File: design/flow/run.sh
#!/bin/bash
# the make line also repeats each setting of config.mk as NAME=value (left out here)
make -C /OpenROAD-flow-scripts/flow DESIGN_CONFIG=/design/flow/config.mk WORK_HOME=/design/flow/orfs CLKGATE_MAP_FILE= finish
File: design/flow/config.mk
export PLATFORM = sky130hd
export DESIGN_NAME = uSFFT
export DESIGN_NICKNAME = uSFFT
export VERILOG_FILES = /design/flow/design.v
export SDC_FILE = /design/flow/constraint.sdc
export NUM_CORES = 4
export LEC_CHECK = 0
export CAP_MARGIN = 25
export CELL_PAD_IN_SITES_GLOBAL_PLACEMENT = 1
export CORE_ASPECT_RATIO = 1.04
export CORE_MARGIN = 2
export CORE_UTILIZATION = 64
export CTS_CLUSTER_DIAMETER = 234
export GPL_ROUTABILITY_DRIVEN = 1
export PLACE_DENSITY = 0.39
export SETUP_SLACK_MARGIN = 0.26
export SLEW_MARGIN = 35
export TNS_END_PERCENT = 25
File: design/flow/constraint.sdc
create_clock -name core_clock -period 2.43 [get_ports {iClk}]
set_input_delay 0.4860 -clock core_clock [delete_from_list [all_inputs] [get_ports {iClk}]]
set_output_delay 0.4860 -clock core_clock [all_outputs]
set_load 0.01 [all_outputs]
File: design/flow/design.v
module cntwithen #(
    parameter BITWIDTH = 4  
) (
    input wire iClk,  
    input wire iRstN,  
    input wire iEn, 
    input wire iClr, 
    output reg [BITWIDTH - 1:0] oCnt
);
    always@(posedge iClk or negedge iRstN) begin
        if(~iRstN) begin
            oCnt <= 0;
        end else begin
            if(iClr) begin
                oCnt <= 0;
            end else begin
                oCnt <= oCnt + iEn;
            end
        end
    end
endmodule
module lsz # (
    parameter BITWIDTH = 4,
    parameter LOGBITWIDTH = $clog2(BITWIDTH)  
) (
    input wire [BITWIDTH - 1: 0] iGrey,  
    output wire [BITWIDTH - 1: 0] oOneHot,  
    output reg [LOGBITWIDTH - 1: 0] lszIdx  
);
    wire [BITWIDTH - 1: 0] tc;  
    genvar i;
    assign tc[0] = ~iGrey[0]; 
    generate 
        for (i = 1; i < BITWIDTH; i = i + 1) begin
            assign tc[i] = tc[i - 1] | ~iGrey[i];
        end
    endgenerate
    genvar j;
    assign oOneHot[0] = tc[0];
    generate 
        for(j = 1; j < BITWIDTH; j = j + 1) begin
            assign oOneHot[j] = tc[j - 1] ^ tc[j];
        end
    endgenerate
    always@(*) begin
        case(oOneHot)
            'd1 : lszIdx = 'd0;
            'd2 : lszIdx = 'd1;
            'd4 : lszIdx = 'd2;
            'd8 : lszIdx = 'd3;
            'd16 : lszIdx = 'd4;
            'd32 : lszIdx = 'd5;
            'd64 : lszIdx = 'd6;
            'd128 : lszIdx = 'd7;
            'd256 : lszIdx = 'd8;
            'd512 : lszIdx = 'd9;
            default : lszIdx = 'd0;
        endcase
    end
endmodule
module sobolrng_core #(
    parameter BITWIDTH = 8
) (
    input wire iClk,  
    input wire iRstN,  
    input wire iEn,
    input wire iClr,
    input wire [BITWIDTH - 1: 0] iOneHot,  
    input wire [BITWIDTH*BITWIDTH - 1: 0] dirVec,
    output reg [BITWIDTH - 1: 0] oRand  
);
    wire [BITWIDTH * BITWIDTH - 1: 0] orVec;
    wire [BITWIDTH - 1: 0] vec;
    assign orVec[BITWIDTH - 1: 0] = iOneHot[0] ? dirVec[BITWIDTH - 1: 0] : 0;
    genvar i;
    generate 
        for(i = 1; i < BITWIDTH; i = i + 1) begin
            assign orVec[(i+1)*BITWIDTH-1:i*BITWIDTH] = orVec[i*BITWIDTH-1:(i-1)*BITWIDTH] | (iOneHot[i] ? dirVec[(i+1)*BITWIDTH-1 : i*BITWIDTH] : 0);
        end
    endgenerate
    assign vec = orVec[BITWIDTH*BITWIDTH - 1: (BITWIDTH-1)*BITWIDTH];
    always@(posedge iClk or negedge iRstN) begin
        if(~iRstN) begin
            oRand <= 0;
        end else begin
            if(iClr) begin
                oRand <= 0;
            end else begin
                if(iEn) begin
                    oRand <= oRand ^ vec;
                end else begin 
                    oRand <= oRand;
                end 
            end 
        end
    end
endmodule
module sobolrng #(
    parameter BITWIDTH = 8
) (
    input wire iClk,  
    input wire iRstN,  
    input wire iEn, 
    input wire iClr, 
    output wire [BITWIDTH - 1: 0] sobolseq
);
    wire [BITWIDTH - 1: 0] cntNum;
    wire [BITWIDTH - 1: 0] oneHot;
    wire [BITWIDTH*BITWIDTH - 1: 0] dirVec;
    cntwithen #(
        .BITWIDTH(BITWIDTH)
    ) u_cntwithen (
        .iClk(iClk),
        .iRstN(iRstN),
        .iEn(iEn),
        .iClr(iClr),
        .oCnt(cntNum)
    );
    lsz #(
        .BITWIDTH(BITWIDTH)
    ) u_lsz (
        .iGrey(cntNum),
        .oOneHot(oneHot),
        .lszIdx()
    );
        assign dirVec[1*BITWIDTH-1 : 0*BITWIDTH] = 'd128;
        assign dirVec[2*BITWIDTH-1 : 1*BITWIDTH] = 'd64;
        assign dirVec[3*BITWIDTH-1 : 2*BITWIDTH] = 'd32;
        assign dirVec[4*BITWIDTH-1 : 3*BITWIDTH] = 'd16;
        assign dirVec[5*BITWIDTH-1 : 4*BITWIDTH] = 'd8;
        assign dirVec[6*BITWIDTH-1 : 5*BITWIDTH] = 'd4;
        assign dirVec[7*BITWIDTH-1 : 6*BITWIDTH] = 'd2;
        assign dirVec[8*BITWIDTH-1 : 7*BITWIDTH] = 'd1;
    sobolrng_core #(
        .BITWIDTH(BITWIDTH)
    ) u_sobolrng_core (
        .iClk(iClk),
        .iRstN(iRstN),
        .iEn(iEn),
        .iClr(iClr),
        .iOneHot(oneHot),
        .dirVec(dirVec),
        .oRand(sobolseq)
    );
endmodule
module parallelcnt (
    input wire iClk,
    input wire iRstN,
    input wire iA,
    input wire iB,
    output wire [1:0] oC
);
    assign oC = iA + iB;
endmodule
module uSADD #(
    parameter BINPUT = 2
) (
    input wire iClk,
    input wire iRstN, 
    input wire iA,
    input wire iB,
    output wire oC
);
    wire [BINPUT-1:0] PCout;
    reg [1:0] acc;
    parallelcnt u_parallelcnt (
        .iClk(iClk),
        .iRstN(iRstN),
        .iA(iA),
        .iB(iB),
        .oC(PCout)
    );
    always@(posedge iClk or negedge iRstN) begin
        if(~iRstN) begin
            acc <= 0;
        end else begin
            acc <= acc[0] + PCout;
        end
    end
    assign oC = acc[1];
endmodule
module uSSUB #(
    parameter BINPUT = 2
) (
    input wire iClk,
    input wire iRstN, 
    input wire iA,
    input wire iB,
    output wire oC
);
    wire [BINPUT-1:0] PCout;
    reg [1:0] acc;
    parallelcnt u_parallelcnt (
        .iClk(iClk),
        .iRstN(iRstN),
        .iA(iA),
        .iB(~iB),
        .oC(PCout)
    );
    always@(posedge iClk or negedge iRstN) begin
        if(~iRstN) begin
            acc <= 0;
        end else begin
            acc <= acc[0] + PCout;
        end
    end
    assign oC = acc[1];
endmodule
module uMUL_bi #(
    parameter BITWIDTH = 8
) (
    input wire iClk,
    input wire iRstN,
    input wire iA,
    input wire [BITWIDTH - 1: 0] iB,
    input wire loadB,
    input wire iClr,
    output reg oMult
);
    reg [BITWIDTH-1:0] iB_buff;  
    wire [BITWIDTH-1:0] sobolseqIn;
    wire [BITWIDTH-1:0] sobolseq;
    wire andTop;
    wire andBot;
    wire iA_inv = ~iA;
    always@(posedge iClk or negedge iRstN) begin
        if(~iRstN) begin
            iB_buff <= 0;
        end else begin
            if(loadB) begin
                iB_buff <= iB;
            end else begin
                iB_buff <= iB_buff;
            end
        end
    end
    sobolrng #(
        .BITWIDTH(BITWIDTH)
    ) u_sobolrngTop (
        .iClk(iClk),
        .iRstN(iRstN),
        .iEn(iA_inv), 
        .iClr(iClr),
        .sobolseq(sobolseqIn)
    );
    sobolrng #(
        .BITWIDTH(BITWIDTH)
    ) u_sobolrngBot (
        .iClk(iClk),
        .iRstN(iRstN),
        .iEn(iA), 
        .iClr(iClr),
        .sobolseq(sobolseq)
    );
    assign andTop = iA_inv & ~(iB_buff > sobolseqIn);
    assign andBot = iA & (iB_buff > sobolseq);
    always@(*) begin
        oMult <= andTop | andBot;
    end
endmodule
module uButterfly #(
    parameter BITWIDTH = 8,
              BINPUT = 2
) (
    input wire iClk,
    input wire iRstN,
    input wire loadW,
    input wire iClr,
    input wire iReal0,
    input wire iImg0,
    input wire iReal1,
    input wire iImg1,
    input wire [BITWIDTH-1:0] iwReal,
    input wire [BITWIDTH-1:0] iwImg,
    output wire oReal0,
    output wire oImg0,
    output wire oReal1,
    output wire oImg1
);
    wire eq_Real1_x_wReal;
    wire eq_Real1_x_wImg;
    wire eq_Img1_x_wReal;
    wire eq_Img1_x_wImg;
    wire scalerReal0;
    wire scalerImg0;
    wire real_eq;
    wire img_eq;
    reg biZero;
    always@(posedge iClk or negedge iRstN) begin
        if(~iRstN) begin 
            biZero <= 0;
        end else begin
            biZero <= ~biZero;
        end
    end
    uMUL_bi #(
        .BITWIDTH(BITWIDTH)
    )u_uMUL_bi_Real1_x_wReal (
        .iClk(iClk),
        .iRstN(iRstN),
        .iA(iReal1),
        .iB(iwReal),
        .loadB(loadW),
        .iClr(iClr),
        .oMult(eq_Real1_x_wReal)
    );
    uMUL_bi #(
        .BITWIDTH(BITWIDTH)
    ) u_uMUL_bi_Real1_x_wImg (
        .iClk(iClk),
        .iRstN(iRstN),
        .iA(iReal1),
        .iB(iwImg),
        .loadB(loadW),
        .iClr(iClr),
        .oMult(eq_Real1_x_wImg)
    );
    uMUL_bi #(
        .BITWIDTH(BITWIDTH)
    ) u_uMUL_bi_Img1_x_wReal (
        .iClk(iClk),
        .iRstN(iRstN),
        .iA(iImg1),
        .iB(iwReal),
        .loadB(loadW),
        .iClr(iClr),
        .oMult(eq_Img1_x_wReal)
    );
    uMUL_bi #(
        .BITWIDTH(BITWIDTH)
    ) u_uMUL_bi_Img1_x_wImg (
        .iClk(iClk),
        .iRstN(iRstN),
        .iA(iImg1),
        .iB(iwImg),
        .loadB(loadW),
        .iClr(iClr),
        .oMult(eq_Img1_x_wImg)
    );
    uSSUB #(
        .BINPUT(BINPUT)
    ) u_uSSUB_realeq (
        .iClk(iClk),
        .iRstN(iRstN),
        .iA(eq_Real1_x_wReal),
        .iB(eq_Img1_x_wImg),
        .oC(real_eq)
    );
    uSADD #(
        .BINPUT(BINPUT)
    ) u_uSADD_imgeq (
        .iClk(iClk),
        .iRstN(iRstN),
        .iA(eq_Real1_x_wImg),
        .iB(eq_Img1_x_wReal),
        .oC(img_eq) 
    );
    uSADD #(
        .BINPUT(BINPUT)
    ) u_uSADD_scalerReal (
        .iClk(iClk),
        .iRstN(iRstN),
        .iA(iReal0),
        .iB(biZero),
        .oC(scalerReal0)
    );
    uSADD #(
        .BINPUT(BINPUT)
    ) uSADD_scalerImg (
        .iClk(iClk),
        .iRstN(iRstN),
        .iA(iImg0),
        .iB(biZero),
        .oC(scalerImg0)
    );
    uSADD #(
        .BINPUT(BINPUT)
    ) u_uSADD_oReal0 (
        .iClk(iClk),
        .iRstN(iRstN),
        .iA(scalerReal0),
        .iB(real_eq),
        .oC(oReal0) 
    );
    uSADD #(
        .BINPUT(BINPUT)
    ) u_uSADD_oImg0 (
        .iClk(iClk),
        .iRstN(iRstN),
        .iA(scalerImg0),
        .iB(img_eq),
        .oC(oImg0) 
    );
    uSSUB #(
        .BINPUT(BINPUT)
    ) u_uSSUB_oReal1 (
        .iClk(iClk),
        .iRstN(iRstN),
        .iA(scalerReal0),
        .iB(real_eq),
        .oC(oReal1) 
    );
    uSSUB #(
        .BINPUT(BINPUT)
    ) u_uSSUB_oImg1 (
        .iClk(iClk),
        .iRstN(iRstN),
        .iA(scalerImg0),
        .iB(img_eq),
        .oC(oImg1) 
    );
endmodule
module uSFFT #(
    parameter BITWIDTH = 8,
    parameter BINPUT = 2
) (
    input wire iClk,
    input wire iRstN,
    input wire loadW,
    input wire iClr,
    input wire iAReal0,
    input wire iAImg0,
    input wire iAReal1,
    input wire iAImg1,
    input wire iBReal0,
    input wire iBImg0,
    input wire iBReal1,
    input wire iBImg1,
    input wire [BITWIDTH-1:0] iwReal,
    input wire [BITWIDTH-1:0] iwImg,
    output wire oCReal0,
    output wire oCImg0,
    output wire oCReal1,
    output wire oCImg1,
    output wire oDReal0,
    output wire oDImg0,
    output wire oDReal1,
    output wire oDImg1
);
    wire mid1_Real0;
    wire mid1_Img0;
    wire mid1_Real1;
    wire mid1_Img1;
    wire mid2_Real0;
    wire mid2_Img0;
    wire mid2_Real1;
    wire mid2_Img1;
    uButterfly #(
        .BITWIDTH(BITWIDTH),
        .BINPUT(BINPUT)
    ) u_uButterfly_in1 (
        .iClk(iClk),
        .iRstN(iRstN),
        .loadW(loadW),
        .iClr(iClr),
        .iReal0(iAReal0),
        .iImg0(iAImg0),
        .iReal1(iAReal1),
        .iImg1(iAImg1),
        .iwReal(iwReal),
        .iwImg(iwImg),
        .oReal0(mid1_Real0),
        .oImg0(mid1_Img0),
        .oReal1(mid1_Real1),
        .oImg1(mid1_Img1)
    );
    uButterfly #(
        .BITWIDTH(BITWIDTH),
        .BINPUT(BINPUT)
    ) u_uButterfly_in2 (
        .iClk(iClk),
        .iRstN(iRstN),
        .loadW(loadW),
        .iClr(iClr),
        .iReal0(iBReal0),
        .iImg0(iBImg0),
        .iReal1(iBReal1),
        .iImg1(iBImg1),
        .iwReal(iwReal),
        .iwImg(iwImg),
        .oReal0(mid2_Real0),
        .oImg0(mid2_Img0),
        .oReal1(mid2_Real1),
        .oImg1(mid2_Img1)
    );
    uButterfly #(
        .BITWIDTH(BITWIDTH),
        .BINPUT(BINPUT)
    ) u_uButterfly_out13 (
        .iClk(iClk),
        .iRstN(iRstN),
        .loadW(loadW),
        .iClr(iClr),
        .iReal0(mid1_Real0),
        .iImg0(mid1_Img0),
        .iReal1(mid2_Real0),
        .iImg1(mid2_Img0),
        .iwReal(iwReal),
        .iwImg(iwImg),
        .oReal0(oCReal0),
        .oImg0(oCImg0),
        .oReal1(oCReal1),
        .oImg1(oCImg1)
    );
    uButterfly #(
        .BITWIDTH(BITWIDTH),
        .BINPUT(BINPUT)
    ) u_uButterfly_out24 (
        .iClk(iClk),
        .iRstN(iRstN),
        .loadW(loadW),
        .iClr(iClr),
        .iReal0(mid1_Real1),
        .iImg0(mid1_Img1),
        .iReal1(mid2_Real1),
        .iImg1(mid2_Img1),
        .iwReal(iwReal),
        .iwImg(iwImg),
        .oReal0(oDReal0),
        .oImg0(oDImg0),
        .oReal1(oDReal1),
        .oImg1(oDImg1)
    );
endmodule
==> results of run 1 <==
layout make-up:
class                      instances  area [um2]  area share, %
clock buffer                      96        1858          4.982
clock inverter                    13       197.7         0.5301
inverter                         288        1081          2.899
multi-input combinational       2259       16660          44.67
sequential                       596       14940          40.07
tap                              645       807.0          2.164
timing repair buffer             156        1748          4.687
repair_timing:
action	in CTS	in global routing
endpoints found under the setup margin	16	18
buffers inserted	7	3
pin swaps	7	20
hold buffers	1	0
endpoints found under the hold margin	19	0
gates resized	23	42
through the flow:
step / util, % / setup TNS (ns) / area, um2
after floorplan: - / 0 / 32680
after global placement: 69.08 / -0.8788 / 34780
after detailed placement: 69.08 / -1.479 / 34780
after CTS: 73.61 / -0.9380 / 37060
after global routing: 74.08 / -1.730 / 37290
final: 74.08 / -0.8086 / 37290
metal layers:
metal / up-vias / wire length (um) / global-route usage, %
li1: 11390 / - / -
met5: - / 0 / 0
met1: 11580 / 31060 / 36.50
met4: 0 / 2664 / 9.872
met2: 385 / 34760 / 47.83
met3: 147 / 2485 / 3.447
==> results.yml, run 1 <==
# physical design summary
final_layout:
  fillers: 3543
  nets: 3742
  finalNonFillerCells: 4053
  area_growth_pct: 14.85
global_route:
  grt.overflow.total: 0
  grt_pass1_wl_mm: 118.5
  grt_pass1_vias: 23980
  antenna_found_initial: 1
  grt_usage_pct: 27.81
  grt_max_degree: 98
die:
  fp_util_pct: 64.50
  dieArea_um2: 52550
  core.rowCount: 84
  die_h_um: 233.7
  die_w_um: 224.9
  coreArea_um2: 50340
  ios: 36
setup_path:
  path_class: "flop to flop"
  slowest_delay_ns: 0.57
  cp_top_family: "adder cells"
  worstPathCellList: "buf_6 -> ha_4 -> a211oi_2 -> nor2_1 -> o221a_2 -> or4_4 -> fa_1"
  cp.required_ns: 2.92
  crit_path_top_delay_cell: "dfrtp_4"
  worst_ep_arrival_time_ns: 3.05
  rrSetupSlack_ns: -0.12
  critPathMaxFanout: 7
  r2r_end: "u_uButterfly_out24.u_uSADD_imgeq.acc[0]"
  worstSetupStartpointType: "flop"
  crit_path_end: "u_uButterfly_out24.u_uSADD_imgeq.acc[0]"
  r2r_cells: 7
  worstSetupEndpointType: "flop"
  worst-path-stages: 7
  crit_buf_inv: 1
timing:
  setup_violations: 12
  finClkSkew_ns: 0.02432
  hold_slack_ns: 0.2346
  rsz0062_at_grt: "true"
  tightest_slew_ns: 0.5310
  fmaxAchievable_ghz: 0.3917
  finalClockPeriodUsage_pct: 105.1
  setup_slack_ns: -0.1232
  fin_crit_ns: 2.553
  drv_slew: 0
  hold_viol: 0
  max_slew_margin_pct: 64.60
yosys:
  top_area_cell: "dfrtp_1"
  ys_chip_area_um2: 32470
  syn_nets: 3599
  synthArstFlopShare_pct: 100.0
  most_common_cell: "dfrtp_1"
  synth.cell_area_um2: 32470
  ys_cells: 3219
  ys_sh_mux_pct: 0.4855
  xor_share_pct: 8.281
  edf_count: 0
  simple_gate_area_share_pct: 18.19
  compound_area_share_pct: 8.562
  top_cells_by_count: "dfrtp_1, nor2_1, ha_1, inv_1, xnor2_1"
  synthCells: 3219
  top_cell_area_share_pct: 45.93
  avgSynthCellArea_um2: 10.09
  synth-seq-cells: 596
  yosys_warnings: 7
  ys_seq_share_pct: 45.93
  yosysUniqueCellTypes: 49
  logic_family: "simple AND/OR/NAND/NOR gates"
  synthFlopType: "dfrtp_1"
  area_leaders: "dfrtp_1, ha_1, xnor2_1, nor2_1, inv_1"
  fa_ha_area_share_pct: 14.30
clock_network:
  clk_root_buffer_cell: "clkbuf_16"
  clkLatencyLatePin_ns: 0.63
  h-tree-depth: 2
  numCtsBuffers: 61
  cts_sinks: 596
  cts_max_path_buffers: 3
  cts_tree: "done"
  clkTransAtPathRegs_ns: 0.06
route:
  drt_first_pass_iters: 6
  routed_wl_mm: 70.97
  antenna_left: 0
  wire_per_inst_um: 17.51
  num_vias: 23500
  viasPerCell: 5.799
  diodes: 0
  initialDrtViolationCount: 1299
  drc_errors: 0
power:
  internal-power_uw: 19800
  clk-power_uw: 9590
  p_comb_share_pct: 21.9
  p_leak_uw: 0.01591
  power_leader: "sequential cells"
  p_per_area_nw_per_um2: 752.2
  combinationalPower_uw: 6150
  seq_cell_power_uw: 12300
  vdd_drop_max_v: 0.0006276
  pwr-share-seq_pct: 43.9
  p_clk_share_pct: 34.2
  netSwitchingPower_uw: 8255
  switching_share_pct: 29.43
  total_power_uw: 28050
worst_hold_path:
  worst_hold_path_type: "primary input to flop"
  hp-start: "iClr"
  whs_path_depth: 2
placed_design:
  place.gp.congestion: 0.8572
  post-place-ws_ns: -0.1921
  io_buffers: 35
  post-dp-hpwl_mm: 49.98
  place_inst: 3933
run:
  log.warning_count: 31
  drv_cap: 0
status:
  outcome: "finished with violations"
  check-failures: "setup timing"
==> inputs of run 2 (changes only) <==
- CAP_MARGIN: 25 -> 15
- CELL_PAD_IN_SITES_GLOBAL_PLACEMENT: 1 -> unset
- CORE_ASPECT_RATIO: 1.04 -> unset
- CORE_UTILIZATION: 64 -> 65
- CTS_CLUSTER_DIAMETER: 234 -> unset
- CTS_CLUSTER_SIZE: unset -> 41
- GPL_ROUTABILITY_DRIVEN: 1 -> unset
- PLACE_DENSITY: 0.39 -> unset
- SETUP_SLACK_MARGIN: 0.26 -> 0.79
- TNS_END_PERCENT: 25 -> unset
- clock period: 2.43 -> 2.71 ns (I/O delays scaled with it)
==> results.yml, run 2 <==
# physical design summary
yosys:
  ys_seq_share_pct: 45.93
  top_cells_by_count: "dfrtp_1, nor2_1, ha_1, inv_1, xnor2_1"
  top_cell_area_share_pct: 45.93
  edf_count: 0
  synthCells: 3219
  synthArstFlopShare_pct: 100.0
  xor_share_pct: 8.281
  ys_chip_area_um2: 32470
  area_leaders: "dfrtp_1, ha_1, xnor2_1, nor2_1, inv_1"
  logic_family: "simple AND/OR/NAND/NOR gates"
  fa_ha_area_share_pct: 14.30
  top_area_cell: "dfrtp_1"
  synthFlopType: "dfrtp_1"
  ys_sh_mux_pct: 0.4855
  yosys_warnings: 7
  most_common_cell: "dfrtp_1"
  synth.cell_area_um2: 32470
  ys_cells: 3219
  compound_area_share_pct: 8.562
  syn_nets: 3599
  simple_gate_area_share_pct: 18.19
  yosysUniqueCellTypes: 49
  synth-seq-cells: 596
  avgSynthCellArea_um2: 10.09
final_layout:
  nets: 3722
  fillers: 3407
  finalNonFillerCells: 4057
  area_growth_pct: 14.60
setup_path:
  path_class: "flop to flop"
  worstSetupStartpointType: "flop"
  r2r_cells: 7
  r2r_end: "u_uButterfly_in2.u_uSADD_imgeq.acc[0]"
  worst_ep_arrival_time_ns: 3.19
  crit_buf_inv: 2
  critPathMaxFanout: 5
  worstPathCellList: "buf_12 -> buf_6 -> ha_4 -> nand4_1 -> o221a_2 -> or4_4 -> fa_2"
  worst-path-stages: 7
  crit_path_top_delay_cell: "dfrtp_4"
  rrSetupSlack_ns: 0.1
  cp.required_ns: 3.29
  cp_top_family: "adder cells"
  slowest_delay_ns: 0.59
  crit_path_end: "u_uButterfly_in2.u_uSADD_imgeq.acc[0]"
  worstSetupEndpointType: "flop"
placed_design:
  io_buffers: 35
  place.gp.congestion: 0.8477
  post-dp-hpwl_mm: 49.46
  place_inst: 3910
  post-place-ws_ns: -0.03092
die:
  die_h_um: 227.5
  fp_util_pct: 66.06
  dieArea_um2: 51760
  coreArea_um2: 49150
  core.rowCount: 81
  die_w_um: 227.5
  ios: 36
power:
  internal-power_uw: 17790
  pwr-share-seq_pct: 43.5
  netSwitchingPower_uw: 7589
  p_comb_share_pct: 21.9
  total_power_uw: 25380
  combinationalPower_uw: 5550
  p_clk_share_pct: 34.6
  power_leader: "sequential cells"
  clk-power_uw: 8780
  switching_share_pct: 29.91
  p_per_area_nw_per_um2: 681.9
  vdd_drop_max_v: 0.0005211
  seq_cell_power_uw: 11000
  p_leak_uw: 0.01585
run:
  log.warning_count: 37
  drv_cap: 0
route:
  antenna_left: 0
  num_vias: 23780
  initialDrtViolationCount: 1553
  drt_first_pass_iters: 5
  viasPerCell: 5.861
  wire_per_inst_um: 18.13
  drc_errors: 0
  diodes: 0
  routed_wl_mm: 73.55
clock_network:
  clk_root_buffer_cell: "clkbuf_16"
  cts_sinks: 596
  clkTransAtPathRegs_ns: 0.07
  cts_tree: "done"
  cts_max_path_buffers: 3
  h-tree-depth: 2
  numCtsBuffers: 61
  clkLatencyLatePin_ns: 0.65
global_route:
  grt_max_degree: 128
  grt_pass1_wl_mm: 121.8
  grt.overflow.total: 0
  antenna_found_initial: 0
  grt_pass1_vias: 24380
  grt_usage_pct: 29.32
timing:
  fin_crit_ns: 2.612
  tightest_slew_ns: 0.8252
  setup_slack_ns: 0.09842
  setup_violations: 0
  fmaxAchievable_ghz: 0.3829
  drv_slew: 0
  finalClockPeriodUsage_pct: 96.37
  fin_setup_tns_ns: 0
  finClkSkew_ns: 0.03027
  hold_viol: 0
  max_slew_margin_pct: 44.82
  rsz0062_at_grt: "true"
worst_hold_path:
  hp-start: "iClr"
  worst_hold_path_type: "primary input to flop"
  whs_path_depth: 2
status:
  outcome: "no timing/DRC/antenna violations"
-- run 2: timing repair --
action | 4_1_cts | 5_1_grt
hold buffers | 1 | 0
gates resized | 55 | 40
buffers inserted | 25 | 7
endpoints found under the setup margin | 48 | 57
hold endpoints to repair | 43 | 0
pin swaps | 18 | 25
-- run 2: metal layers --
layer	global-route usage, %	part of all wire (%)
met5	0	0
met4	11.64	4.1
met3	3.588	3.8
met2	50.60	49
met1	37.78	43
-- run 2: per-stage QoR --
| stage | utilization, % | instance area [um2] | hold slack, ns |
|---|---|---|---|
| floorplan | - | 32710 | 0.2464 |
| global placement | 69.97 | 34390 | 0.4680 |
| detailed placement | 69.97 | 34390 | 0.4787 |
| CTS | 75.16 | 36940 | 0.1357 |
| global route | 75.71 | 37210 | 0.1498 |
| finish | 75.71 | 37210 | 0.1669 |
-- run 2: layout make-up --
type	instances	area [um2]	area share, %
clock inverters	26	297.8	0.8002
flip-flops and latches	596	14950	40.19
inverters	288	1090	2.929
multi-input cells	2259	16720	44.94
well taps	664	830.8	2.233
repair buffers	136	1505	4.045
clock buffers	88	1810	4.865
==> inputs of run 3 (changes only) <==
- CAP_MARGIN: 15 -> 35
- CELL_PAD_IN_SITES_DETAIL_PLACEMENT: unset -> 0
- CORE_MARGIN: 2 -> 10
- CORE_UTILIZATION: 65 -> 55
- CTS_CLUSTER_SIZE: 41 -> 44
- GPL_ROUTABILITY_DRIVEN: unset -> 0
- PLACE_DENSITY: unset -> 0.46
- SETUP_SLACK_MARGIN: 0.79 -> -0.12
- SLEW_MARGIN: 35 -> 20
- TNS_END_PERCENT: unset -> 90
- clock period: 2.71 -> 2.85 ns (I/O delays scaled with it)
==> results.yml, run 3 <==
# physical design summary
yosys:
  synthArstFlopShare_pct: 100.0
  top_cells_by_count: "dfrtp_1, nor2_1, ha_1, inv_1, xnor2_1"
  ys_chip_area_um2: 32470
  area_leaders: "dfrtp_1, ha_1, xnor2_1, nor2_1, inv_1"
  fa_ha_area_share_pct: 14.30
  most_common_cell: "dfrtp_1"
  yosysUniqueCellTypes: 49
  top_cell_area_share_pct: 45.93
  logic_family: "simple AND/OR/NAND/NOR gates"
  synthCells: 3219
  synth.cell_area_um2: 32470
  compound_area_share_pct: 8.562
  synth-seq-cells: 596
  syn_nets: 3599
  ys_seq_share_pct: 45.93
  ys_cells: 3219
  ys_sh_mux_pct: 0.4855
  avgSynthCellArea_um2: 10.09
  edf_count: 0
  simple_gate_area_share_pct: 18.19
  synthFlopType: "dfrtp_1"
  xor_share_pct: 8.281
  yosys_warnings: 7
  top_area_cell: "dfrtp_1"
timing:
  hold_viol: 0
  fin_setup_tns_ns: 0
  tightest_slew_ns: 0.7342
  drv_slew: 0
  setup_violations: 0
  hold_slack_ns: 0.3337
  max_slew_margin_pct: 51.05
  fin_crit_ns: 2.721
  fmaxAchievable_ghz: 0.3675
  finalClockPeriodUsage_pct: 95.47
  setup_slack_ns: 0.1292
  finClkSkew_ns: 0.01584
  rsz0062_at_grt: "false"
clock_network:
  cts_setup_buffers: 0
  cts_tree: "done"
  numCtsBuffers: 68
  h-tree-depth: 3
  clkTransAtPathRegs_ns: 0.06
  cts_max_path_buffers: 3
  cts_sinks: 596
  clkLatencyLatePin_ns: 0.59
  clk_root_buffer_cell: "clkbuf_16"
power:
  vdd_drop_max_v: 0.0005509
  combinationalPower_uw: 4720
  p_per_area_nw_per_um2: 653.7
  pwr-share-seq_pct: 43.9
  internal-power_uw: 16890
  power_leader: "sequential cells"
  switching_share_pct: 29.22
  seq_cell_power_uw: 10500
  total_power_uw: 23860
  netSwitchingPower_uw: 6972
  p_leak_uw: 0.01568
  p_comb_share_pct: 19.8
  p_clk_share_pct: 36.3
  clk-power_uw: 8670
die:
  coreArea_um2: 58690
  core.rowCount: 89
  fp_util_pct: 55.33
  die_h_um: 263.0
  ios: 36
  die_w_um: 263.0
  dieArea_um2: 69160
route:
  drc_errors: 0
  antenna_left: 0
  drt_first_pass_iters: 5
  diodes: 0
  routed_wl_mm: 71.81
  viasPerCell: 5.580
  initialDrtViolationCount: 1417
  num_vias: 23120
  wire_per_inst_um: 17.33
global_route:
  grt_pass1_vias: 23790
  grt_usage_pct: 20.89
  antenna_found_initial: 0
  grt_pass1_wl_mm: 120.9
  grt_max_degree: 112
  grt.overflow.total: 0
setup_path:
  rrSetupSlack_ns: 0.13
  worst_ep_arrival_time_ns: 3.19
  worstPathCellList: "buf_4 -> ha_1 -> a211oi_1 -> nor2_1 -> o221a_2 -> or4_1 -> fa_1"
  crit_path_end: "u_uButterfly_out24.u_uSSUB_realeq.acc[0]"
  worstSetupEndpointType: "flop"
  path_class: "flop to flop"
  cp_top_family: "adder cells"
  slowest_delay_ns: 0.55
  r2r_cells: 7
  crit_buf_inv: 1
  cp.required_ns: 3.32
  r2r_end: "u_uButterfly_out24.u_uSSUB_realeq.acc[0]"
  worst-path-stages: 7
  worstSetupStartpointType: "flop"
  critPathMaxFanout: 5
  crit_path_top_delay_cell: "or4_1"
placed_design:
  post-place-ws_ns: 0.1379
  io_buffers: 35
  post-dp-hpwl_mm: 50.90
worst_hold_path:
  hp-start: "iClr"
  whs_path_depth: 2
  worst_hold_path_type: "primary input to flop"
final_layout:
  area_growth_pct: 12.40
  nets: 3707
  fin_util_pct: 62.19
run:
  drv_cap: 0
  log.warning_count: 32
status:
  outcome: "no timing/DRC/antenna violations"
## run 3: final cells by class
type / count / area [um2]
inverters: 288 / 1081
multi-input cells: 2259 / 16180
fillers: 4817 / 22190
flip-flops and latches: 596 / 14910
clock inverters: 14 / 148.9
well taps: 773 / 967.2
clock buffers: 100 / 2066
repair buffers: 114 / 1144
## run 3: what timing repair did
item | CTS | global route
endpoints found under the setup margin | 0 | 0
gates resized | 0 | 0
hold buffers | 1 | 0
hold endpoints to repair | 33 | 0
## run 3: routing by layer
metal | vias up | share of wire [%] | wire length, um | GRT usage, %
li1 | 11300 | - | - | -
met1 | 11420 | 46 | 33350 | 27.76
met5 | - | 0 | 0 | 0
met2 | 292 | 48 | 34260 | 34.80
met3 | 117 | 2.9 | 2116 | 3.021
met4 | 0 | 2.9 | 2085 | 6.508
## run 3: per-stage QoR
step / instance area [um2] / std cells
final: 36500 / 4144
after global placement: 34270 / 4029
after floorplan: 32470 / 3219
after detailed placement: 34270 / 4029
after CTS: 36500 / 4144
after global routing: 36500 / 4144
==> inputs of run 4 (changes only) <==
- CORE_MARGIN: 10 -> 2
- CORE_UTILIZATION: 55 -> 72
- CTS_CLUSTER_SIZE: 44 -> 41
- GPL_ROUTABILITY_DRIVEN: 0 -> 1
- PLACE_DENSITY: 0.46 -> unset
- PLACE_DENSITY_LB_ADDON: unset -> 0.27
- SETUP_SLACK_MARGIN: -0.12 -> unset
- clock period: 2.85 -> 1.63 ns (I/O delays scaled with it)
==> results.yml, run 4 <==
# implementation run metrics
placed_design:
  post-dp-hpwl_mm: 57.58
  place_area_um2: 37220
  place_inst: 4186
  io_buffers: 35
  place.gp.congestion: 0.9128
die:
  dieArea_um2: 46810
  core.rowCount: 77
  ios: 36
  die_w_um: 216.4
  fp_util_pct: 73.11
  die_h_um: 216.4
  coreArea_um2: 44410
yosys:
  syn_nets: 3599
  synthFlopType: "dfrtp_1"
  yosysUniqueCellTypes: 49
  synth-seq-cells: 596
  synthCells: 3219
  simple_gate_area_share_pct: 18.19
  ys_cells: 3219
  xor_share_pct: 8.281
  area_leaders: "dfrtp_1, ha_1, xnor2_1, nor2_1, inv_1"
  logic_family: "simple AND/OR/NAND/NOR gates"
  edf_count: 0
  fa_ha_area_share_pct: 14.30
  top_cells_by_count: "dfrtp_1, nor2_1, ha_1, inv_1, xnor2_1"
  yosys_warnings: 7
  top_cell_area_share_pct: 45.93
  ys_chip_area_um2: 32470
  avgSynthCellArea_um2: 10.09
  top_area_cell: "dfrtp_1"
  most_common_cell: "dfrtp_1"
  synth.cell_area_um2: 32470
  ys_seq_share_pct: 45.93
  ys_sh_mux_pct: 0.4855
  compound_area_share_pct: 8.562
  synthArstFlopShare_pct: 100.0
status:
  outcome: "stopped before the end"
  stop_error: "[ERROR DPL-0038] Utilization greater than 100%, impossible to legalize"
  haltStage: "global routing"
clock_network:
  cts_max_path_buffers: 3
  clk_root_buffer_cell: "clkbuf_16"
  h-tree-depth: 2
  cts_sinks: 596
  numCtsBuffers: 60
[run 4: timing repair]
item / CTS
setup buffers: 48
hold buffers: 2
resized: 199
pin swaps: 72
hold endpoints to repair: 214
setup endpoints to repair: 121
[run 4: per-stage QoR]
| stage | utilization (%) | worst slack [ns] |
|---|---|---|
| after global placement | 83.79 | -0.9401 |
| after floorplan | - | -0.6704 |
| after detailed placement | 83.79 | -1.073 |
| after CTS | 91.25 | -0.9760 |
==> inputs of run 5 (changes only) <==
- CELL_PAD_IN_SITES_DETAIL_PLACEMENT: 0 -> unset
- CELL_PAD_IN_SITES_GLOBAL_PLACEMENT: unset -> 3
- CORE_MARGIN: 2 -> 6
- CORE_UTILIZATION: 72 -> 58
- CTS_CLUSTER_DIAMETER: unset -> 303
- CTS_CLUSTER_SIZE: 41 -> 40
- GPL_ROUTABILITY_DRIVEN: 1 -> unset
- MIN_ROUTING_LAYER: unset -> met2
- PLACE_DENSITY_LB_ADDON: 0.27 -> 0.07
- SETUP_SLACK_MARGIN: unset -> 0.32
- TNS_END_PERCENT: 90 -> unset
- clock period: 1.63 -> 1.88 ns (I/O delays scaled with it)
==> results.yml, run 5 <==
# implementation run metrics
yosys:
  top_cell_area_share_pct: 45.93
  yosysUniqueCellTypes: 49
  top_cells_by_count: "dfrtp_1, nor2_1, ha_1, inv_1, xnor2_1"
  area_leaders: "dfrtp_1, ha_1, xnor2_1, nor2_1, inv_1"
  edf_count: 0
  simple_gate_area_share_pct: 18.19
  synthCells: 3219
  synthFlopType: "dfrtp_1"
  ys_seq_share_pct: 45.93
  compound_area_share_pct: 8.562
  fa_ha_area_share_pct: 14.30
  avgSynthCellArea_um2: 10.09
  synth-seq-cells: 596
  syn_nets: 3599
  ys_sh_mux_pct: 0.4855
  xor_share_pct: 8.281
  yosys_warnings: 7
  ys_chip_area_um2: 32470
  ys_cells: 3219
  synth.cell_area_um2: 32470
  logic_family: "simple AND/OR/NAND/NOR gates"
  synthArstFlopShare_pct: 100.0
  top_area_cell: "dfrtp_1"
  most_common_cell: "dfrtp_1"
die:
  dieArea_um2: 61810
  fp_util_pct: 58.82
  die_w_um: 248.6
  die_h_um: 248.6
  core.rowCount: 86
  coreArea_um2: 55200
status:
  outcome: "stopped before the end"
  haltStage: "global placement without I/O"
  stop_error: "[ERROR FLW-0024] Place density exceeds 1.0 (current PLACE_DENSITY_LB_ADDON =  0.07). Please check if the value of  PLACE_DENSITY_LB_ADDON is between 0 and 0.99."
==> inputs of run 6 (changes only) <==
- CAP_MARGIN: 35 -> 0
- CELL_PAD_IN_SITES_GLOBAL_PLACEMENT: 3 -> unset
- CORE_MARGIN: 6 -> 2
- CORE_UTILIZATION: 58 -> 69
- CTS_CLUSTER_DIAMETER: 303 -> 28
- CTS_CLUSTER_SIZE: 40 -> 41
- MIN_ROUTING_LAYER: met2 -> unset
- PLACE_DENSITY_LB_ADDON: 0.07 -> unset
- SETUP_SLACK_MARGIN: 0.32 -> 0.79
- clock period: 1.88 -> 3.13 ns (I/O delays scaled with it)
==> results.yml, run 6 <==
# physical design summary
global_route:
  antenna_found_initial: 0
  grt_pass1_wl_mm: 136.5
  grt_pass1_vias: 26600
  grt.overflow.total: 0
  grt_usage_pct: 34.63
  grt_max_degree: 93
setup_path:
  worstSetupEndpointType: "flop"
  worst_ep_arrival_time_ns: 3.25
  crit_buf_inv: 2
  slowest_delay_ns: 0.56
  worst-path-stages: 9
  r2r_end: "u_uButterfly_in2.u_uSADD_imgeq.acc[0]"
  critPathMaxFanout: 4
  crit_path_end: "u_uButterfly_in2.u_uSADD_imgeq.acc[0]"
  crit_path_top_delay_cell: "or4_4"
  r2r_cells: 9
  path_class: "flop to flop"
  rrSetupSlack_ns: 0.44
  cp_top_family: "adder cells"
  worstPathCellList: "buf_6 -> buf_6 -> ha_4 -> nor2b_4 -> o211ai_1 -> a21oi_2 -> a2111oi_4 -> or4_4 -> fa_1"
  worstSetupStartpointType: "flop"
  cp.required_ns: 3.70
  cp_common_cell: "buf_6"
timing:
  rsz0062_at_grt: "true"
  max_slew_margin_pct: 40.71
  setup_violations: 0
  fin_setup_tns_ns: 0
  finalClockPeriodUsage_pct: 85.80
  finClkSkew_ns: 0.02597
  fin_crit_ns: 2.685
  tightest_slew_ns: 0.8865
  drv_slew: 0
  hold_slack_ns: 0.4025
  fmaxAchievable_ghz: 0.3724
  hold_viol: 0
  setup_slack_ns: 0.4446
placed_design:
  post-dp-hpwl_mm: 48.00
  io_buffers: 35
  place.gp.congestion: 0.8544
  place_area_um2: 34010
  post-place-ws_ns: 0.1587
clock_network:
  cts_max_path_buffers: 3
  cts_tree: "done"
  clk_root_buffer_cell: "clkbuf_16"
  numCtsBuffers: 142
  clkTransAtPathRegs_ns: 0.04
  cts_sinks: 596
  h-tree-depth: 4
  clkLatencyLatePin_ns: 0.71
yosys:
  syn_nets: 3599
  ys_sh_mux_pct: 0.4855
  ys_cells: 3219
  synth.cell_area_um2: 32470
  xor_share_pct: 8.281
  top_cell_area_share_pct: 45.93
  compound_area_share_pct: 8.562
  synthArstFlopShare_pct: 100.0
  synth-seq-cells: 596
  ys_seq_share_pct: 45.93
  avgSynthCellArea_um2: 10.09
  most_common_cell: "dfrtp_1"
  area_leaders: "dfrtp_1, ha_1, xnor2_1, nor2_1, inv_1"
  fa_ha_area_share_pct: 14.30
  edf_count: 0
  yosys_warnings: 7
  synthFlopType: "dfrtp_1"
  synthCells: 3219
  ys_chip_area_um2: 32470
  yosysUniqueCellTypes: 49
  top_cells_by_count: "dfrtp_1, nor2_1, ha_1, inv_1, xnor2_1"
  simple_gate_area_share_pct: 18.19
  top_area_cell: "dfrtp_1"
  logic_family: "simple AND/OR/NAND/NOR gates"
final_layout:
  final-comb-area_um2: 16710
  nets: 3801
  fillers: 2371
  area_growth_pct: 22.85
  postLayoutCellArea_um2: 39890
  flop_area_um2: 14960
power:
  combinationalPower_uw: 4880
  pwr-share-seq_pct: 32.7
  switching_share_pct: 27.58
  power_leader: "clock"
  netSwitchingPower_uw: 8172
  internal-power_uw: 21460
  clk-power_uw: 15100
  p_comb_share_pct: 16.5
  vdd_drop_max_v: 0.0009430
  p_per_area_nw_per_um2: 742.7
  p_leak_uw: 0.01717
  seq_cell_power_uw: 9680
  p_clk_share_pct: 50.8
route:
  drt_first_pass_iters: 6
  wire_per_inst_um: 20.17
  diodes: 0
  initialDrtViolationCount: 2041
  routed_wl_mm: 83.45
  drc_errors: 0
  num_vias: 25360
  viasPerCell: 6.129
  antenna_left: 0
die:
  dieArea_um2: 48810
  ios: 36
  die_w_um: 220.9
  coreArea_um2: 46460
  core.rowCount: 79
  fp_util_pct: 69.89
  die_h_um: 220.9
run:
  drv_cap: 0
  log.warning_count: 30
status:
  outcome: "no timing/DRC/antenna violations"
worst_hold_path:
  whs_path_depth: 2
  worst_hold_path_type: "primary input to flop"
  hp-start: "iClr"
==> run 6: per-layer routing <==
metal  track usage (%)  up-vias  wire (um)
met5                 0        -          0
met4             19.12        0       4106
met3             6.188      291       4505
met2             57.47      861      41220
met1             43.22    12640      33620
li1                  -    11570          -
==> run 6: repair_timing <==
action / 4_1_cts / 5_1_grt
pin swaps: 21 / 19
endpoints found under the setup margin: 16 / 26
setup buffers: 48 / 2
hold buffers: 1 / 0
hold endpoints to repair: 51 / 0
resized: 63 / 34
==> run 6: area by class of cell <==
cell class / instances / area share (%)
clock buffers: 183 / 9.902
clock inverters: 70 / 2.403
inverters: 288 / 2.729
multi-input cells: 2259 / 41.88
flip-flops and latches: 596 / 37.49
well taps: 607 / 1.904
repair buffers: 134 / 3.688
==> run 6: through the flow <==
stage,cells,power (uW),utilization (%)
after floorplan,3219,12300,-
after global placement,3833,13620,73.21
after detailed placement,3833,14000,73.21
after CTS,4135,29560,85.47
after global routing,4137,30930,85.87
final,4137,29630,85.87
==> inputs of run 7 (changes only) <==
- CAP_MARGIN: 0 -> 20
- CORE_UTILIZATION: 69 -> 72
- CTS_CLUSTER_DIAMETER: 28 -> 396
- CTS_CLUSTER_SIZE: 41 -> unset
- PLACE_DENSITY: unset -> 0.36
- SETUP_SLACK_MARGIN: 0.79 -> -0.16
- clock period: 3.13 -> 2.28 ns (I/O delays scaled with it)
==> results.yml, run 7 <==
# physical design summary
status:
  outcome: "finished with violations"
  check-failures: "setup timing"
final_layout:
  nets: 3815
  finalNonFillerCells: 4070
  area_growth_pct: 16.82
  fillers: 2394
setup_path:
  path_class: "flop to flop"
  critPathMaxFanout: 6
  rrSetupSlack_ns: -0.27
  worstSetupEndpointType: "flop"
  crit_path_end: "u_uButterfly_out13.u_uSSUB_realeq.acc[0]"
  slowest_delay_ns: 0.55
  r2r_end: "u_uButterfly_out13.u_uSSUB_realeq.acc[0]"
  worst_ep_arrival_time_ns: 3.07
  worst-path-stages: 8
  cp_top_family: "adder cells"
  worstSetupStartpointType: "flop"
  crit_path_top_delay_cell: "or4_1"
  crit_buf_inv: 2
  r2r_cells: 8
  cp.required_ns: 2.79
  worstPathCellList: "buf_12 -> ha_1 -> nand4_1 -> a21oi_2 -> a2111oi_1 -> or4_1 -> fa_1 -> inv_1"
timing:
  finClkSkew_ns: 0.01447
  fin_crit_ns: 2.552
  setup_slack_ns: -0.2716
  fmaxAchievable_ghz: 0.3919
  tightest_slew_ns: 0.5333
  hold_viol: 0
  fin_setup_tns_ns: -2.544
  setup_violations: 15
  drv_slew: 0
  finalClockPeriodUsage_pct: 111.9
  max_slew_margin_pct: 64.45
  rsz0062_at_grt: "true"
yosys:
  top_cells_by_count: "dfrtp_1, nor2_1, ha_1, inv_1, xnor2_1"
  synthFlopType: "dfrtp_1"
  synth.cell_area_um2: 32470
  top_cell_area_share_pct: 45.93
  synth-seq-cells: 596
  yosys_warnings: 7
  area_leaders: "dfrtp_1, ha_1, xnor2_1, nor2_1, inv_1"
  simple_gate_area_share_pct: 18.19
  edf_count: 0
  logic_family: "simple AND/OR/NAND/NOR gates"
  ys_chip_area_um2: 32470
  avgSynthCellArea_um2: 10.09
  compound_area_share_pct: 8.562
  top_area_cell: "dfrtp_1"
  ys_sh_mux_pct: 0.4855
  ys_cells: 3219
  fa_ha_area_share_pct: 14.30
  ys_seq_share_pct: 45.93
  synthArstFlopShare_pct: 100.0
  synthCells: 3219
  xor_share_pct: 8.281
  most_common_cell: "dfrtp_1"
  yosysUniqueCellTypes: 49
  syn_nets: 3599
run:
  drv_cap: 0
  log.warning_count: 31
route:
  num_vias: 24760
  initialDrtViolationCount: 2101
  diodes: 0
  drt_first_pass_iters: 6
  antenna_left: 0
  routed_wl_mm: 76.49
  drc_errors: 0
  viasPerCell: 6.083
  wire_per_inst_um: 18.79
die:
  dieArea_um2: 46810
  die_h_um: 216.4
  fp_util_pct: 73.11
  coreArea_um2: 44410
  ios: 36
  die_w_um: 216.4
  core.rowCount: 77
global_route:
  grt.overflow.total: 0
  grt_pass1_wl_mm: 126.6
  grt_max_degree: 91
  antenna_found_initial: 0
  grt_pass1_vias: 25810
  grt_usage_pct: 33.21
clock_network:
  clk_root_buffer_cell: "clkbuf_16"
  clkTransAtPathRegs_ns: 0.06
  clkLatencyLatePin_ns: 0.62
  cts_tree: "done"
  cts_sinks: 596
  h-tree-depth: 2
  cts_max_path_buffers: 3
  numCtsBuffers: 60
worst_hold_path:
  worst_hold_path_type: "primary input to flop"
  hp-start: "iClr"
  whs_path_depth: 2
power:
  vdd_drop_max_v: 0.0009031
  pwr-share-seq_pct: 43.5
  p_per_area_nw_per_um2: 793.9
  power_leader: "sequential cells"
  p_clk_share_pct: 32.8
  combinationalPower_uw: 7140
  netSwitchingPower_uw: 9145
  switching_share_pct: 30.36
  total_power_uw: 30120
  p_comb_share_pct: 23.7
  seq_cell_power_uw: 13100
  clk-power_uw: 9880
  internal-power_uw: 20970
  p_leak_uw: 0.01630
placed_design:
  place_inst: 3952
  place.gp.congestion: 0.8808
  io_buffers: 35
  post-dp-hpwl_mm: 52.36
## run 7: area by class of cell
cell class                      count  area, um2  share of cell area (%)
Multi-Input combinational cell   2259      16950                   44.68
Sequential cell                   596      14930                   39.35
Timing Repair Buffer              230       2267                   5.977
Clock buffer                       86       1770                   4.667
Inverter                          288       1081                   2.850
Tap cell                          592      740.7                   1.953
Clock inverter                     19      200.2                  0.5277
## run 7: per-layer routing
layer / global-route usage [%] / routed length [um] / vias to the layer above
met5: 0 / 0 / -
met4: 15.27 / 3640 / 0
met3: 4.589 / 3434 / 258
met2: 58.71 / 39220 / 667
met1: 40.51 / 30190 / 12280
li1: - / - / 11550
## run 7: per-stage QoR
stage	hold WS [ns]	setup WS, ns	utilization (%)	cell area [um2]
6_report	0.2328	-0.2716	85.41	37930
5_1_grt	0.2373	-0.3599	85.41	37930
4_1_cts	0.2128	-0.2447	84.34	37460
3_5_place_dp	0.4311	-0.4277	78.97	35070
3_3_place_gp	0.4288	-0.3385	78.97	35070
2_1_floorplan	0.1604	-0.1660	-	32530
## run 7: what timing repair did
action / in CTS / in global routing
buffers inserted: 16 / 6
hold buffers: 1 / 0
cloned: 0 / 0
pin swaps: 28 / 41
setup endpoints to repair: 12 / 16
endpoints found under the hold margin: 32 / 0
resized: 61 / 64
==> inputs of run 8 (changes only) <==
- ABC_AREA: unset -> 1
- CAP_MARGIN: 20 -> 5
- CELL_PAD_IN_SITES_DETAIL_PLACEMENT: unset -> 0
- CTS_CLUSTER_DIAMETER: 396 -> unset
- CTS_CLUSTER_SIZE: unset -> 44
- GPL_ROUTABILITY_DRIVEN: unset -> 0
- HOLD_SLACK_MARGIN: unset -> 0.29
- PLACE_DENSITY: 0.36 -> unset
- SETUP_SLACK_MARGIN: -0.16 -> -0.12
- SLEW_MARGIN: 20 -> 40
- TNS_END_PERCENT: unset -> 90
- clock period: 2.28 -> 1.68 ns (I/O delays scaled with it)
==> results.yml, run 8 <==
# physical design summary
global_route:
  grt_max_degree: 100
  grt_usage_pct: 36.21
  grt.overflow.total: 0
  grt_pass1_vias: 30130
  grt_pass1_wl_mm: 144.9
  antenna_found_initial: 4
yosys:
  yosys_warnings: 7
  ys_sh_mux_pct: 0.4647
  xor_share_pct: 0
  ys_cells: 4087
  logic_family: "simple AND/OR/NAND/NOR gates"
  synth.cell_area_um2: 33930
  ys_chip_area_um2: 33930
  top_area_cell: "dfrtp_1"
  area_leaders: "dfrtp_1, ha_1, inv_1, nand2_1, a21oi_1"
  compound_area_share_pct: 11.96
  edf_count: 0
  synthCells: 4087
  syn_nets: 4467
  synthArstFlopShare_pct: 100.0
  simple_gate_area_share_pct: 21.28
  synth-seq-cells: 596
  fa_ha_area_share_pct: 13.69
  top_cells_by_count: "inv_1, nand2_1, dfrtp_1, nor2_1, a21oi_1"
  avgSynthCellArea_um2: 8.301
  ys_seq_share_pct: 43.96
  synthFlopType: "dfrtp_1"
  top_cell_area_share_pct: 43.96
  most_common_cell: "inv_1"
  yosysUniqueCellTypes: 31
route:
  wire_per_inst_um: 17.45
  drt_first_pass_iters: 6
  num_vias: 30400
  initialDrtViolationCount: 2774
  routed_wl_mm: 90.35
  viasPerCell: 5.874
  drc_errors: 0
  diodes: 0
  antenna_left: 0
power:
  clk-power_uw: 15600
  seq_cell_power_uw: 17600
  combinationalPower_uw: 11300
  netSwitchingPower_uw: 14120
  p_per_area_nw_per_um2: 1083
  p_clk_share_pct: 35.0
  switching_share_pct: 31.75
  total_power_uw: 44480
  pwr-share-seq_pct: 39.6
  internal-power_uw: 30360
  power_leader: "sequential cells"
  vdd_drop_max_v: 0.001368
  p_leak_uw: 0.01896
  p_comb_share_pct: 25.4
setup_path:
  worst-path-stages: 9
  worstSetupEndpointType: "flop"
  cp.required_ns: 2.23
  worstPathCellList: "buf_12 -> ha_1 -> a21oi_1 -> o21ai_0 -> nand2_1 -> nand2_1 -> nand2_1 -> nand2_2 -> fa_2"
  r2r_end: "u_uButterfly_in2.u_uSADD_imgeq.acc[0]"
  crit_path_top_delay_cell: "dfrtp_4"
  crit_buf_inv: 1
  worstSetupStartpointType: "flop"
  crit_path_end: "u_uButterfly_in2.u_uSADD_imgeq.acc[0]"
  cp_common_cell: "nand2_1"
  slowest_delay_ns: 0.55
  critPathMaxFanout: 8
  worst_ep_arrival_time_ns: 2.83
  rrSetupSlack_ns: -0.60
  cp_top_family: "adder cells"
  path_class: "flop to flop"
  r2r_cells: 9
final_layout:
  fillers: 2427
  finalNonFillerCells: 5176
  postLayoutCellArea_um2: 41070
  nets: 4897
  final-comb-area_um2: 16540
  flop_area_um2: 14940
  area_growth_pct: 21.05
timing:
  setup_slack_ns: -0.5983
  fin_setup_tns_ns: -7.989
  rsz0062_at_grt: "true"
  hold_viol: 0
  fmaxAchievable_ghz: 0.4389
  hold_slack_ns: 0.3496
  setup_violations: 25
  finalClockPeriodUsage_pct: 135.6
  finClkSkew_ns: 0.01412
  fin_crit_ns: 2.278
  max_slew_margin_pct: 62.33
  tightest_slew_ns: 0.5651
  drv_slew: 0
run:
  drv_cap: 0
  log.warning_count: 32
clock_network:
  cts_tree: "done"
  clkTransAtPathRegs_ns: 0.06
  clkLatencyLatePin_ns: 0.61
  numCtsBuffers: 66
  cts_max_path_buffers: 3
  cts_sinks: 596
  clk_root_buffer_cell: "clkbuf_16"
  h-tree-depth: 3
placed_design:
  place_area_um2: 38050
  post-dp-hpwl_mm: 57.72
  place_inst: 5040
  io_buffers: 35
die:
  fp_util_pct: 72.87
  coreArea_um2: 46560
  die_w_um: 221.1
  core.rowCount: 79
  ios: 36
  dieArea_um2: 48870
  die_h_um: 221.1
status:
  check-failures: "setup timing"
  outcome: "finished with violations"
worst_hold_path:
  worst_hold_path_type: "primary input to asynchronous set/reset pin"
-- run 8: final cells by class --
| class | count | area share (%) |
|---|---|---|
| clock inverters | 22 | 0.7738 |
| flip-flops and latches | 596 | 36.38 |
| clock buffers | 98 | 4.914 |
| repair buffers | 445 | 9.779 |
| multi-input cells | 2754 | 40.28 |
| inverters | 654 | 6.032 |
| well taps | 607 | 1.849 |
-- run 8: through the flow --
| stage | utilization, % | setup slack (ns) |
|---|---|---|
| floorplan | - | -0.2514 |
| global placement | 81.74 | -0.5044 |
| detailed placement | 81.74 | -0.5448 |
| CTS | 87.32 | -0.4928 |
| global route | 88.22 | -0.6698 |
| finish | 88.22 | -0.5983 |
-- run 8: timing repair --
| item | 4_1_cts | 5_1_grt |
|---|---|---|
| pin swaps | 10 | 24 |
| buffers inserted | 8 | 5 |
| endpoints found under the hold margin | 625 | 0 |
| endpoints found under the setup margin | 25 | 34 |
| hold buffers | 3 | 0 |
| resized | 37 | 79 |
-- run 8: layer usage --
layer  GRT usage, %  routed length (um)  up-vias  share of wire [%]
li1               -                   -    14370                  -
met1          47.75               37480    14610                 41
met2          61.41               43900     1139                 49
met3          5.086                5767      280                6.4
met4          13.31                3153        6                3.5
met5              0                  44        -              0.049
==> inputs of run 9 (changes only) <==
- CAP_MARGIN: 5 -> 20
- CELL_PAD_IN_SITES_DETAIL_PLACEMENT: 0 -> unset
- CTS_CLUSTER_DIAMETER: unset -> 258
- CTS_CLUSTER_SIZE: 44 -> 98
- GPL_ROUTABILITY_DRIVEN: 0 -> unset
- HOLD_SLACK_MARGIN: 0.29 -> unset
- PLACE_DENSITY: unset -> 0.37
- SETUP_SLACK_MARGIN: -0.12 -> 0.46
- SLEW_MARGIN: 40 -> 20
- TNS_END_PERCENT: 90 -> unset
- clock period: 1.68 -> 1.51 ns (I/O delays scaled with it)
==> results.yml, run 9 <==
# implementation run metrics
yosys:
  synthFlopType: "dfrtp_1"
  ys_chip_area_um2: 33930
  ys_cells: 4087
  xor_share_pct: 0
  area_leaders: "dfrtp_1, ha_1, inv_1, nand2_1, a21oi_1"
  yosys_warnings: 7
  fa_ha_area_share_pct: 13.69
  yosysUniqueCellTypes: 31
  syn_nets: 4467
  edf_count: 0
  ys_seq_share_pct: 43.96
  top_area_cell: "dfrtp_1"
  top_cell_area_share_pct: 43.96
  most_common_cell: "inv_1"
  synthArstFlopShare_pct: 100.0
  ys_sh_mux_pct: 0.4647
  top_cells_by_count: "inv_1, nand2_1, dfrtp_1, nor2_1, a21oi_1"
  avgSynthCellArea_um2: 8.301
  synth.cell_area_um2: 33930
  synthCells: 4087
  compound_area_share_pct: 11.96
  simple_gate_area_share_pct: 21.28
  synth-seq-cells: 596
  logic_family: "simple AND/OR/NAND/NOR gates"
status:
  haltStage: "global routing"
  outcome: "stopped before the end"
  stop_error: "[ERROR GRT-0232] Routing congestion too high. Check the congestion heatmap in the GUI."
clock_network:
  h-tree-depth: 1
  cts_max_path_buffers: 3
  numCtsBuffers: 10
  cts_sinks: 596
  clk_root_buffer_cell: "clkbuf_16"
placed_design:
  place_inst: 5083
  place_area_um2: 39640
  io_buffers: 35
  place.gp.congestion: 0.8546
  post-dp-hpwl_mm: 60.43
global_route:
  grt_usage_pct: 71.28
  grt.overflow.total: 13
die:
  fp_util_pct: 72.87
  dieArea_um2: 48870
  ios: 36
  coreArea_um2: 46560
  die_h_um: 221.1
  core.rowCount: 79
  die_w_um: 221.1
[run 9: metrics by stage]
stage          setup slack (ns)  total power [uW]  TNS (ns)
2_1_floorplan           -0.4214             27250    -6.160
3_5_place_dp            -0.7810             32680    -71.69
3_3_place_gp            -0.7077             31580    -60.48
4_1_cts                 -0.6868             39990    -13.20
[run 9: timing repair]
| item | 4_1_cts |
|---|---|
| setup endpoints to repair | 519 |
| cloned | 2 |
| pin swaps | 106 |
| endpoints found under the hold margin | 589 |
| buffers inserted | 63 |
| gates resized | 269 |
| hold buffers | 1 |
[run 9: metal layers]
metal	GRT overflow	global-route usage, %
met2	1	91.59
met5	0	21.02
met1	0	70.32
met4	6	71.73
met3	6	52.49
==> inputs of run 10 (changes only) <==
- ABC_AREA: 1 -> unset
- CAP_MARGIN: 20 -> 35
- CELL_PAD_IN_SITES_DETAIL_PLACEMENT: unset -> 1
- CELL_PAD_IN_SITES_GLOBAL_PLACEMENT: unset -> 1
- CORE_UTILIZATION: 72 -> 40
- CTS_CLUSTER_DIAMETER: 258 -> unset
- CTS_CLUSTER_SIZE: 98 -> unset
- GPL_ROUTABILITY_DRIVEN: unset -> 0
- GPL_TIMING_DRIVEN: unset -> 1
- MIN_ROUTING_LAYER: unset -> met1
- PLACE_DENSITY: 0.37 -> unset
- PLACE_DENSITY_LB_ADDON: unset -> 0.02
- SETUP_SLACK_MARGIN: 0.46 -> 0.02
- SLEW_MARGIN: 20 -> 5
- TNS_END_PERCENT: unset -> 35
- clock period: 1.51 -> 4.58 ns (I/O delays scaled with it)
==> results.yml, run 10 <==
# physical design summary
power:
  p_clk_share_pct: 38.1
  switching_share_pct: 29.93
  combinationalPower_uw: 2940
  power_leader: "sequential cells"
  p_comb_share_pct: 19.1
  clk-power_uw: 5860
  internal-power_uw: 10770
  p_per_area_nw_per_um2: 418.2
  netSwitchingPower_uw: 4598
  seq_cell_power_uw: 6570
  p_leak_uw: 0.01557
  pwr-share-seq_pct: 42.8
  vdd_drop_max_v: 0.0003161
route:
  drc_errors: 0
  initialDrtViolationCount: 756
  drt_first_pass_iters: 5
  diodes: 0
  routed_wl_mm: 80.20
  wire_per_inst_um: 18.18
  antenna_left: 0
  viasPerCell: 5.322
  top_layer: "met4"
  met1Wirelength_mm: 36.19
  num_vias: 23480
  wl_met2_mm: 39.45
  met3_length_mm: 2.282
yosys:
  simple_gate_area_share_pct: 18.19
  fa_ha_area_share_pct: 14.30
  top_area_cell: "dfrtp_1"
  edf_count: 0
  avgSynthCellArea_um2: 10.09
  synthFlopType: "dfrtp_1"
  compound_area_share_pct: 8.562
  xor_share_pct: 8.281
  yosys_warnings: 7
  synth.cell_area_um2: 32470
  ys_cells: 3219
  synthArstFlopShare_pct: 100.0
  synthCells: 3219
  ys_sh_mux_pct: 0.4855
  most_common_cell: "dfrtp_1"
  top_cell_area_share_pct: 45.93
  logic_family: "simple AND/OR/NAND/NOR gates"
  ys_chip_area_um2: 32470
  synth-seq-cells: 596
  yosysUniqueCellTypes: 49
  area_leaders: "dfrtp_1, ha_1, xnor2_1, nor2_1, inv_1"
  syn_nets: 3599
  top_cells_by_count: "dfrtp_1, nor2_1, ha_1, inv_1, xnor2_1"
  ys_seq_share_pct: 45.93
clock_network:
  cts_resized: 0
  clkTransAtPathRegs_ns: 0.06
  cts_tree: "done"
  cts_max_path_buffers: 3
  hold_buffers: 0
  cts_sinks: 596
  numCtsBuffers: 73
  h-tree-depth: 3
  cts_setup_buffers: 0
  clkLatencyLatePin_ns: 0.61
  clk_root_buffer_cell: "clkbuf_16"
timing:
  setup_violations: 0
  fmaxAchievable_ghz: 0.3164
  fin_crit_ns: 3.161
  finClkSkew_ns: 0.02258
  rsz0062_at_grt: "false"
  hold_slack_ns: 0.3423
  finalClockPeriodUsage_pct: 69.01
  fin_setup_tns_ns: 0
  drv_slew: 0
  hold_viol: 0
  max_slew_margin_pct: 38.07
  tightest_slew_ns: 0.9289
setup_path:
  r2r_end: "u_uButterfly_in1.u_uSSUB_realeq.acc[0]"
  worst-path-stages: 9
  worstPathCellList: "buf_4 -> ha_1 -> a21oi_1 -> nand2_1 -> a21oi_1 -> a21oi_1 -> a211oi_1 -> fa_1 -> inv_1"
  critPathMaxFanout: 11
  cp.required_ns: 5.13
  worstSetupEndpointType: "flop"
  path_class: "flop to flop"
  cp_top_family: "flip-flops"
  slowest_delay_ns: 0.90
  worst_ep_arrival_time_ns: 3.71
  worstSetupStartpointType: "flop"
  r2r_cells: 9
  crit_path_end: "u_uButterfly_in1.u_uSSUB_realeq.acc[0]"
  rrSetupSlack_ns: 1.42
  crit_path_top_delay_cell: "dfrtp_1"
  crit_buf_inv: 2
  cp_common_cell: "a21oi_1"
placed_design:
  io_buffers: 35
  post-dp-hpwl_mm: 56.15
final_layout:
  fillers: 8823
  fin_util_pct: 45.69
  area_growth_pct: 13.15
  nets: 3678
global_route:
  grt_pass1_vias: 25610
  antenna_found_initial: 1
  grt_max_degree: 118
  grt_pass1_wl_mm: 134.5
  grt.overflow.total: 0
  grt_usage_pct: 19.95
die:
  die_h_um: 288.9
  dieArea_um2: 83470
  die_w_um: 288.9
  ios: 36
  core.rowCount: 104
  fp_util_pct: 40.38
  coreArea_um2: 80420
run:
  drv_cap: 0
  log.warning_count: 28
worst_hold_path:
  worst_hold_path_type: "primary input to asynchronous set/reset pin"
status:
  outcome: "no timing/DRC/antenna violations"
[run 10: area by class of cell]
type	instances	area, um2	area share [%]
clock buffer	105	2132	5.803
clock inverter	23	277.8	0.7560
inverter	288	1081	2.942
timing repair buffer	80	829.5	2.258
sequential	596	14920	40.60
multi-input combinational	2259	16180	44.03
tap	1060	1326	3.610
[run 10: through the flow]
step	cells	cell area (um2)	total power, uW	worst slack, ns
2_1_floorplan	3219	32470	8348	1.993
3_3_place_gp	4280	34280	9436	1.088
3_5_place_dp	4282	34320	9676	1.120
4_1_cts	4410	36730	15720	1.401
5_1_grt	4411	36740	16420	1.231
6_report	4411	36740	15370	1.419
[run 10: layer usage]
layer | vias up | track usage [%]
met5 | - | 0
met4 | 0 | 6.649
met3 | 128 | 2.638
met2 | 203 | 34.60
met1 | 11890 | 25.67
li1 | 11260 | -
Power figures rest on the tool's default switching activity, not on a simulated workload.
